## riscv
module riscv #(
    parameter logic[31:0] BootVector = 32'h0000_0000
)(
    input logic clk,
    input logic reset,
    output logic halted,
    input logic unhalt,
    output logic[31:0] i_addr,
    input logic[31:0] i_data,
    output logic[31:0] d_addr,
    output logic[31:0] d_wdata,
    output logic[3:0] d_wstrb,
    input logic[31:0] d_rdata
);
make LEC_CHECK=0 CAP_MARGIN=20 CORE_MARGIN=2 CORE_UTILIZATION=68 CTS_CLUSTER_SIZE=37 SETUP_SLACK_MARGIN=-0.33 SLEW_MARGIN=20 finish   # period 5.29 ns
run.sh (not shown) runs the stock make flow with config.mk's settings and CLKGATE_MAP_FILE=.
The first run never finished: it broke off in global routing (5_1_grt).
Next try:
Settings changed: CAP_MARGIN 20 to 5, CORE_UTILIZATION 68 to 70, SETUP_SLACK_MARGIN -0.33 to unset.
- The changed run failed in global routing (5_1_grt) (GRT-0116)
- die size came out lower by about 2.8%
- synthesized area does not change
- synthesized cell count does not change
Next try:
Settings changed: CAP_MARGIN 5 to 20, CORE_UTILIZATION 70 to 56, CTS_CLUSTER_SIZE 37 to unset.
Clock period 5.29 ns to 5.44 ns, I/O delays scaled along.
Now the flow finished but fails on setup timing.
Die area climbs by 25%.
Synthesized area does not change.
Synthesized cell count does not change.


riscv again, from the RTL that the note above started with.
## riscv
module riscv #(
    parameter logic[31:0] BootVector = 32'h0000_0000
)(
    input logic clk,
    input logic reset,
    output logic halted,
    input logic unhalt,
    output logic[31:0] i_addr,
    input logic[31:0] i_data,
    output logic[31:0] d_addr,
    output logic[31:0] d_wdata,
    output logic[3:0] d_wstrb,
    input logic[31:0] d_rdata
);
Settings: LEC_CHECK=0, CAP_MARGIN=0, CELL_PAD_IN_SITES_DETAIL_PLACEMENT=0, CELL_PAD_IN_SITES_GLOBAL_PLACEMENT=0, CORE_MARGIN=2, CORE_UTILIZATION=70, CTS_CLUSTER_DIAMETER=60, CTS_CLUSTER_SIZE=17, GPL_ROUTABILITY_DRIVEN=1, GPL_TIMING_DRIVEN=1, MIN_ROUTING_LAYER=met1, SETUP_SLACK_MARGIN=0.6, SLEW_MARGIN=25, TNS_END_PERCENT=80; clock period 5.31 ns.
The starting point failed in 5_1_grt (GRT-0116).
Then changed:
Settings changed: CAP_MARGIN 0 to 25, CTS_CLUSTER_SIZE 17 to 43, SETUP_SLACK_MARGIN 0.6 to 1.54.
Clock period 5.31 ns to 5.18 ns, I/O delays scaled along.
What happened: The new run aborted during 5_1_grt, error GRT-0116; synthesized cell count does not change; area after synthesis stays the same; die area is unchanged.
Then changed:
Settings changed: CAP_MARGIN 25 to 20, CELL_PAD_IN_SITES_DETAIL_PLACEMENT 0 to default, CELL_PAD_IN_SITES_GLOBAL_PLACEMENT 0 to default, CORE_UTILIZATION 70 to 40, CTS_CLUSTER_DIAMETER 60 to default, CTS_CLUSTER_SIZE 43 to default, GPL_ROUTABILITY_DRIVEN 1 to default, GPL_TIMING_DRIVEN 1 to default, MIN_ROUTING_LAYER met1 to default, SETUP_SLACK_MARGIN 1.54 to default, SLEW_MARGIN 25 to 20, TNS_END_PERCENT 80 to default.
Clock period 5.18 ns to 8.2 ns, I/O delays scaled along.
=> This time the run finished clean; synthesized area is unchanged; synthesized cell count stays the same; die area rose by 74%.
Then changed:
Settings changed: CORE_UTILIZATION 40 to 58, SETUP_SLACK_MARGIN from default to 1.51.
Clock period 8.2 ns to 5.44 ns, I/O delays scaled along.
Effect: The changed run completed and failed the layout checks on setup timing. Global-route usage rises by 14 points. Flip-flop count is unchanged. Worst setup slack got worse by 0.82 ns.
Then changed:
Settings changed: CORE_UTILIZATION 58 to 66, SETUP_SLACK_MARGIN 1.51 to -0.27.
Clock period 5.44 ns to 5.05 ns, I/O delays scaled along.
=> This time the run died in 5_1_grt, error ODB-0269. Die size shrinks by 12%. Synthesized cell count is unchanged. Synthesized area does not change.


== run E ==
Starting RTL as in the previous note.
make LEC_CHECK=0 CAP_MARGIN=25 CELL_PAD_IN_SITES_DETAIL_PLACEMENT=0 CELL_PAD_IN_SITES_GLOBAL_PLACEMENT=0 CORE_MARGIN=2 CORE_UTILIZATION=70 CTS_CLUSTER_DIAMETER=60 CTS_CLUSTER_SIZE=41 GPL_ROUTABILITY_DRIVEN=1 GPL_TIMING_DRIVEN=1 MIN_ROUTING_LAYER=met1 SETUP_SLACK_MARGIN=0.6 SLEW_MARGIN=25 TNS_END_PERCENT=80 finish   # period 5.18 ns
No final results exist for run E, since it was stopped by error GRT-0116 during global routing.
Input changes introduced in run B (baseline for comparison: run E):
- a deleted CELL_PAD_IN_SITES_GLOBAL_PLACEMENT that had been 0
- a deleted MIN_ROUTING_LAYER that had been met1
- a deleted SETUP_SLACK_MARGIN that had been 0.6
- a deleted CELL_PAD_IN_SITES_DETAIL_PLACEMENT that had been 0
- a change of CAP_MARGIN from 25 to 20
- a deleted GPL_TIMING_DRIVEN that had been 1
- a deleted GPL_ROUTABILITY_DRIVEN that had been 1
- a deleted TNS_END_PERCENT that had been 80
- a deleted CTS_CLUSTER_SIZE that had been 41
- a deleted CTS_CLUSTER_DIAMETER that had been 60
- a change of CORE_UTILIZATION from 70 to 59
- a change of SLEW_MARGIN from 25 to 20
- a change of the clock period (ns, I/O delays scaled along) from 5.18 to 5.29
==> comparison <==
- Run B finished all stages; however, its layout fails the closing checks, the failures being negative setup slack.
- Diff run B..run E | area share of xor/xnor cells in the synthesized design | negligible
- Taking run B over run E, the number of rows in the core area ratio works out to 1.09.
- Compared with run E, run B shows post-CTS setup repair buffer count lower by 44.
- Relative to run E, total CTS buffers increased by 45 in run B.
- Between run B and run E, it is run B whose die area is higher, by about 18%.
- Number of levels in the clock H-tree for run B: 1 up relative to run E


Setup of wip/lagoon:
riscv again, from the RTL that the note above started with.
Design riscv, start of the top module:
module riscv #(
    parameter logic[31:0] BootVector = 32'h0000_0000
)(
    input logic clk,
    input logic reset,
    output logic halted,
    input logic unhalt,
    output logic[31:0] i_addr,
    input logic[31:0] i_data,
    output logic[31:0] d_addr,
    output logic[31:0] d_wdata,
    output logic[3:0] d_wstrb,
    input logic[31:0] d_rdata
);
make LEC_CHECK=0 CAP_MARGIN=20 CELL_PAD_IN_SITES_DETAIL_PLACEMENT=2 CORE_MARGIN=2 CORE_UTILIZATION=40 CTS_CLUSTER_DIAMETER=191 MAX_ROUTING_LAYER=met4 SETUP_SLACK_MARGIN=2.78 SLEW_MARGIN=40 finish   # period 10.0 ns
What wip/yarrow does differently from wip/lagoon at the input level:
Settings: CORE_MARGIN: 2 -> 8; CORE_ASPECT_RATIO: unset -> 1.84; PLACE_DENSITY_LB_ADDON: unset -> 0.18; GPL_TIMING_DRIVEN: unset -> 0; HOLD_SLACK_MARGIN: unset -> 0.17; SLEW_MARGIN: 40 -> 20; CELL_PAD_IN_SITES_GLOBAL_PLACEMENT: unset -> 2; SETUP_SLACK_MARGIN: 2.78 -> unset; TNS_END_PERCENT: unset -> 65; CTS_CLUSTER_DIAMETER: 191 -> unset; CTS_CLUSTER_SIZE: unset -> 66; ABC_AREA: unset -> 0; GPL_ROUTABILITY_DRIVEN: unset -> 0.
[summary]
| wip/yarrow | all stages done | FAIL | setup timing |. Diff wip/yarrow..wip/lagoon | power | negligible. wip/yarrow vs. wip/lagoon: total number of placement rows now larger; share of power burned in registers now smaller; final cell area excluding filler cells now larger.
Here is what was changed in the inputs of wip/nickel compared with wip/yarrow.
Settings: a deleted CELL_PAD_IN_SITES_GLOBAL_PLACEMENT that had been 2; a change of CORE_MARGIN from 8 to 9; a change of CTS_CLUSTER_SIZE from 66 to 17; a deleted MAX_ROUTING_LAYER that had been met4; a deleted CELL_PAD_IN_SITES_DETAIL_PLACEMENT that had been 2; a deleted TNS_END_PERCENT that had been 65; a deleted ABC_AREA that had been 0; a deleted HOLD_SLACK_MARGIN that had been 0.17.
## What came out
wip/nickel reached the final stage; the timing, design-rule and antenna checks on its layout passed.
Compared with wip/yarrow, in wip/nickel met3 track demand over resource in global routing picked up an extra 2.5 points, power lost 0.80%, number of well taps lost about 0.47%.
The lower detailed-routing wirelength on met1 of wip/nickel and wip/yarrow is in wip/nickel.
wip/yarrow ended up with met4 as its top routing layer in use; wip/nickel ended up with met5.
Buffer-and-inverter tally for the worst setup path: wip/nickel and wip/yarrow compared, higher one is wip/nickel
Share of the final layout cell area in sequential cells essentially unchanged between wip/nickel and wip/yarrow.
Here is what was changed in the inputs of wip/harbor compared with wip/nickel.
Settings: a deleted PLACE_DENSITY_LB_ADDON that had been 0.18; a deleted GPL_ROUTABILITY_DRIVEN that had been 0; a deleted GPL_TIMING_DRIVEN that had been 0; a deleted CORE_ASPECT_RATIO that had been 1.84; a deleted CTS_CLUSTER_SIZE that had been 17; a change of CORE_MARGIN from 9 to 2; a change of CORE_UTILIZATION from 40 to 59; a change of the clock period (ns, I/O delays scaled along) from 10.0 to 4.7.
[summary]
- wip/nickel: PASS, flow complete, no timing, DRC or antenna violations
- STATUS run=wip/harbor STAGES=ALL_DONE FINAL_CHECKS=FAILED CAUSE=setup timing
- The power in the clock group in wip/nickel is 0.45 times that in wip/harbor.
- Vias: wip/harbor more than wip/nickel
- Going from wip/nickel to wip/harbor, cell leakage power has increased; fmax grew by about 60%.
#### Input delta (wip/juniper over wip/harbor)
Settings: setting CTS_CLUSTER_SIZE to 96 for the first time; setting CTS_CLUSTER_DIAMETER to 394 for the first time; changing CORE_UTILIZATION from 59 to 72.
### Flow results
wip/juniper | ERROR | 5_1_grt. wip/harbor -> wip/juniper: count of cells resized by post-cts repair increased by more than 100%. Higher starting utilization of the core area was reported by wip/juniper, not wip/harbor. When wip/juniper is set beside wip/harbor, its placement row count turns out to be 13 smaller. NOTE die extent in x wip/harbor->wip/juniper decreased by a little under 10%. wip/juniper and wip/harbor ended up with nearly the same area figure in the yosys stat output. Placer's final routability congestion estimate (wip/juniper over wip/harbor): increase, 0.054. In the metrics for wip/juniper and wip/harbor, the one carrying the lower maximum level of the CTS H-tree is wip/juniper. In wip/juniper relative to wip/harbor, detailed placer's ending HPWL had gone up by more than a quarter. Compared wip/juniper vs wip/harbor, and area of the core is down in wip/juniper. Changes observed in wip/juniper relative to wip/harbor: total die size saw a decrease; cell area after placement saw a decrease.


riscv again, from the RTL that the note above started with.
==> flow/config.mk <==
export PLATFORM = sky130hd
export DESIGN_NAME = riscv
export DESIGN_NICKNAME = riscv
export VERILOG_FILES = /design/flow/design.v
export SDC_FILE = /design/flow/constraint.sdc
export NUM_CORES = 4
export LEC_CHECK = 0
export CAP_MARGIN = 20
export CORE_MARGIN = 2
export CORE_UTILIZATION = 68
export CTS_CLUSTER_SIZE = 14
export MAX_ROUTING_LAYER = met4
export SETUP_SLACK_MARGIN = -0.32
export SLEW_MARGIN = 20
==> flow/constraint.sdc <==
create_clock -name core_clock -period 5.11 [get_ports {clk}]
set_input_delay 1.0220 -clock core_clock [delete_from_list [all_inputs] [get_ports {clk}]]
set_output_delay 1.0220 -clock core_clock [all_outputs]
set_load 0.01 [all_outputs]
The starting point stopped in global routing.
Next try:
- CORE_UTILIZATION: 68 -> 40
- CTS_CLUSTER_SIZE: 14 -> not set
- MAX_ROUTING_LAYER: met4 -> not set
- SETUP_SLACK_MARGIN: -0.32 -> not set
- clock period: 5.11 -> 10.0 ns (I/O delays scaled with it)
After rerunning: The changed run ran to the end with no violations; die size grows by 69%; synthesized cell count stays the same; area after synthesis stays the same.
Next try:
- ABC_AREA: not set -> 0
- CELL_PAD_IN_SITES_GLOBAL_PLACEMENT: not set -> 2
- CORE_ASPECT_RATIO: not set -> 1.84
- CTS_CLUSTER_SIZE: not set -> 17
- GPL_ROUTABILITY_DRIVEN: not set -> 0
- GPL_TIMING_DRIVEN: not set -> 0
- PLACE_DENSITY_LB_ADDON: not set -> 0.18
- SETUP_SLACK_MARGIN: not set -> 1.61
- TNS_END_PERCENT: not set -> 65
Cell count grows by 5.3%. Count of clock-buffer cells in the layout shrinks by 14. Die area hardly moves. Via count grows by 6.1%. Power grows by 4.5%. Flip-flop count stays the same. Area after synthesis stays the same.
Next try:
- ABC_AREA: 0 -> not set
- CELL_PAD_IN_SITES_GLOBAL_PLACEMENT: 2 -> not set
- CORE_ASPECT_RATIO: 1.84 -> not set
- CORE_UTILIZATION: 40 -> 32
- CTS_CLUSTER_SIZE: 17 -> not set
- GPL_ROUTABILITY_DRIVEN: 0 -> not set
- GPL_TIMING_DRIVEN: 0 -> not set
- PLACE_DENSITY_LB_ADDON: 0.18 -> not set
- SETUP_SLACK_MARGIN: 1.61 -> not set
- TNS_END_PERCENT: 65 -> not set
- clock period: 10.0 -> 13.2 ns (I/O delays scaled with it)
The new run went through all stages and came out clean.
Critical path depth went up by 8.
Count of clock-buffer cells in the layout went up by 8.
Sequential cell count stays the same.
Die size went up by 25%.
Register-to-register slack gets better by 2.9 ns.
Final cell count went up by 2.7%.
Power went down by 28%.
Cell area went down by 2.7%.
Next try:
- CORE_UTILIZATION: 32 -> 44
- clock period: 13.2 -> 8.2 ns (I/O delays scaled with it)
Effect:
- The new run ran to the end with no violations
- area after synthesis is unchanged
- synthesized cell count is unchanged
- worst hold slack barely changes
- utilization came out higher by 13 points


v3:
Starting RTL as in the previous note.
Settings: LEC_CHECK=0, CAP_MARGIN=10, CORE_MARGIN=2, CORE_UTILIZATION=68, CTS_CLUSTER_DIAMETER=29, CTS_CLUSTER_SIZE=32, SETUP_SLACK_MARGIN=1.67, SLEW_MARGIN=20; clock period 6.72 ns.
v3 did not finish; the tool stopped in global routing with error GRT-0116.
For v9, these inputs were changed with respect to v3:
--- a/flow/config.mk
+++ b/flow/config.mk
@@ -8 +8 @@
-export CAP_MARGIN = 10
+export CAP_MARGIN = 20
@@ -10,4 +10,2 @@
-export CORE_UTILIZATION = 68
-export CTS_CLUSTER_DIAMETER = 29
-export CTS_CLUSTER_SIZE = 32
-export SETUP_SLACK_MARGIN = 1.67
+export CORE_UTILIZATION = 71
+export MAX_ROUTING_LAYER = met4
==> flow/constraint.sdc <==
create_clock -name core_clock -period 8.4 [get_ports {clk}]
set_input_delay 1.6800 -clock core_clock [delete_from_list [all_inputs] [get_ports {clk}]]
set_output_delay 1.6800 -clock core_clock [all_outputs]
set_load 0.01 [all_outputs]
Results
- The flow ended early for v9: it failed with a tool error in global routing.
- | half-perimeter wire length after detailed placement | lower: v3 |
- In v9, horizontal die dimension is lower than in v3.
- Lower area of the die among v9 and v3: v9
Here is what was changed in the inputs of v24 compared with v9.
--- a/flow/config.mk
+++ b/flow/config.mk
@@ -10 +10,2 @@
-export CORE_UTILIZATION = 71
+export CORE_UTILIZATION = 58
+export HOLD_SLACK_MARGIN = -0.08
@@ -11,0 +13 @@
+export SETUP_SLACK_MARGIN = 1.51
@@ -12,0 +15 @@
+export TNS_END_PERCENT = 5
==> flow/constraint.sdc <==
create_clock -name core_clock -period 5.44 [get_ports {clk}]
set_input_delay 1.0880 -clock core_clock [delete_from_list [all_inputs] [get_ports {clk}]]
set_output_delay 1.0880 -clock core_clock [all_outputs]
set_load 0.01 [all_outputs]
### Flow results
v24 had finished all stages when the layout checks came back failing, citing negative setup slack.
Compared with v9, in v24 total CTS buffers now sits higher; chip width now sits higher; minimum setup slack after placement now sits lower; number of cell rows now sits higher.
#### Input delta (v2 over v24)
--- a/flow/config.mk
+++ b/flow/config.mk
@@ -10,4 +10,3 @@
-export CORE_UTILIZATION = 58
-export HOLD_SLACK_MARGIN = -0.08
-export MAX_ROUTING_LAYER = met4
-export SETUP_SLACK_MARGIN = 1.51
+export CORE_UTILIZATION = 59
+export CTS_CLUSTER_DIAMETER = 27
+export SETUP_SLACK_MARGIN = 1.25
==> flow/constraint.sdc <==
create_clock -name core_clock -period 5.29 [get_ports {clk}]
set_input_delay 1.0580 -clock core_clock [delete_from_list [all_inputs] [get_ports {clk}]]
set_output_delay 1.0580 -clock core_clock [all_outputs]
set_load 0.01 [all_outputs]
[summary]
- To summarise v24: no stage aborted, but the layout did not pass its checks, failing on negative setup slack.
- STATUS run=v2 STAGES=ALL_DONE FINAL_CHECKS=FAILED CAUSE=max-capacitance violations, max-slew violations, negative setup slack
- In the reports for v2 and v24, the smaller number of antenna violations at the first check in global routing belongs to v24.
- v2: non-clock buffer count higher than v24
- Total setup violations reported at the end of the flow (lower): v24
- In the tables for v2 and v24, total power reads higher with v2.
No activity file was given, so power comes from the tool's default toggle rates.
